==> flow/design.v (excerpt) <==
module execution_unit (
input logic clk,
input logic rst_b,
input logic req,
input logic [2:0] req_id,
input logic req_type,
input logic [63:0] req_data1,
input logic [63:0] req_data2,
output logic fifo_full,
output logic rsp,
output logic [2:0] rsp_id,
output logic [63:0] rsp_data );
Settings: LEC_CHECK=0, ABC_AREA=1, CAP_MARGIN=5, CELL_PAD_IN_SITES_DETAIL_PLACEMENT=2, CELL_PAD_IN_SITES_GLOBAL_PLACEMENT=3, CORE_MARGIN=2, CORE_UTILIZATION=61, CTS_CLUSTER_SIZE=37, GPL_ROUTABILITY_DRIVEN=0, MAX_ROUTING_LAYER=met4, SETUP_SLACK_MARGIN=1.01, SLEW_MARGIN=20, TNS_END_PERCENT=55; clock period 7.27 ns.
run.sh (not shown) runs the stock make flow with config.mk's settings and CLKGATE_MAP_FILE=.
The baseline did not get past 3_1_place_gp_skip_io on GPL-0301.
==> next run, changes <==
==> flow/config.mk (replaced) <==
export PLATFORM = sky130hd
export DESIGN_NAME = execution_unit
export DESIGN_NICKNAME = execution_unit
export VERILOG_FILES = /design/flow/design.v
export SDC_FILE = /design/flow/constraint.sdc
export NUM_CORES = 4
export LEC_CHECK = 0
export ABC_AREA = 0
export CAP_MARGIN = 20
export CORE_ASPECT_RATIO = 0.71
export CORE_MARGIN = 2
export CORE_UTILIZATION = 72
export CTS_CLUSTER_SIZE = 37
export GPL_ROUTABILITY_DRIVEN = 1
export MAX_ROUTING_LAYER = met4
export PLACE_DENSITY_LB_ADDON = 0.03
export SLEW_MARGIN = 20
export TNS_END_PERCENT = 55
==> flow/constraint.sdc (replaced) <==
create_clock -name core_clock -period 4.18 [get_ports {clk}]
set_input_delay 0.8360 -clock core_clock [delete_from_list [all_inputs] [get_ports {clk}]]
set_output_delay 0.8360 -clock core_clock [all_outputs]
set_load 0.01 [all_outputs]
What happened:
- The new run completed, yet does not pass: setup timing
- synthesized cell count decreases by a quarter to a third
- die area is lower by about a fifth
- synthesized area decreases by a few percent
==> next run, changes <==
==> flow/config.mk (replaced) <==
export PLATFORM = sky130hd
export DESIGN_NAME = execution_unit
export DESIGN_NICKNAME = execution_unit
export VERILOG_FILES = /design/flow/design.v
export SDC_FILE = /design/flow/constraint.sdc
export NUM_CORES = 4
export LEC_CHECK = 0
export CAP_MARGIN = 20
export CORE_MARGIN = 2
export CORE_UTILIZATION = 57
export SLEW_MARGIN = 20
==> flow/constraint.sdc (replaced) <==
create_clock -name core_clock -period 5.44 [get_ports {clk}]
set_input_delay 1.0880 -clock core_clock [delete_from_list [all_inputs] [get_ports {clk}]]
set_output_delay 1.0880 -clock core_clock [all_outputs]
set_load 0.01 [all_outputs]
The changed run finished but fails on setup timing.
Clock skew fell by 0.0035 ns.
Routed wire length fell by 7.5%.
Via count is lower by 7.2%.
Area after synthesis does not change.
Non-clock buffer count shrinks by 49.
Hold slack improves by 0.17 ns.
Synthesized cell count stays the same.
Sequential cell count does not change.
Setup slack gains 1.3 ns.
==> next run, changes <==
--- a/flow/config.mk
+++ b/flow/config.mk
@@ -9,3 +9,7 @@
 export CORE_MARGIN = 2
-export CORE_UTILIZATION = 57
+export CORE_UTILIZATION = 72
+export CTS_CLUSTER_SIZE = 75
+export HOLD_SLACK_MARGIN = 0.29
+export PLACE_DENSITY_LB_ADDON = 0.01
+export SETUP_SLACK_MARGIN = 2.37
 export SLEW_MARGIN = 20
==> flow/constraint.sdc (replaced) <==
create_clock -name core_clock -period 7.95 [get_ports {clk}]
set_input_delay 1.5900 -clock core_clock [delete_from_list [all_inputs] [get_ports {clk}]]
set_output_delay 1.5900 -clock core_clock [all_outputs]
set_load 0.01 [all_outputs]
Effect: The new run produced a layout that fails on setup timing. Die size decreases by 21%. Sequential share of layout area increases by 0.38 points. Synthesized area is unchanged.
==> next run, changes <==
--- a/flow/config.mk
+++ b/flow/config.mk
@@ -7,9 +7,12 @@
 export LEC_CHECK = 0
+export ABC_AREA = 0
 export CAP_MARGIN = 20
+export CORE_ASPECT_RATIO = 0.71
 export CORE_MARGIN = 2
 export CORE_UTILIZATION = 72
-export CTS_CLUSTER_SIZE = 75
-export HOLD_SLACK_MARGIN = 0.29
-export PLACE_DENSITY_LB_ADDON = 0.01
-export SETUP_SLACK_MARGIN = 2.37
+export CTS_CLUSTER_SIZE = 37
+export GPL_ROUTABILITY_DRIVEN = 1
+export MAX_ROUTING_LAYER = met4
+export SETUP_SLACK_MARGIN = 0.61
 export SLEW_MARGIN = 20
+export TNS_END_PERCENT = 85
==> flow/constraint.sdc (replaced) <==
create_clock -name core_clock -period 7.27 [get_ports {clk}]
set_input_delay 1.4540 -clock core_clock [delete_from_list [all_inputs] [get_ports {clk}]]
set_output_delay 1.4540 -clock core_clock [all_outputs]
set_load 0.01 [all_outputs]
=> The changed run completed and failed the layout checks on setup timing. Setup slack got worse by 0.83 ns. Clock skew increases by 0.0072 ns. Count of clock-buffer cells in the layout decreases by 11. Die size hardly moves.
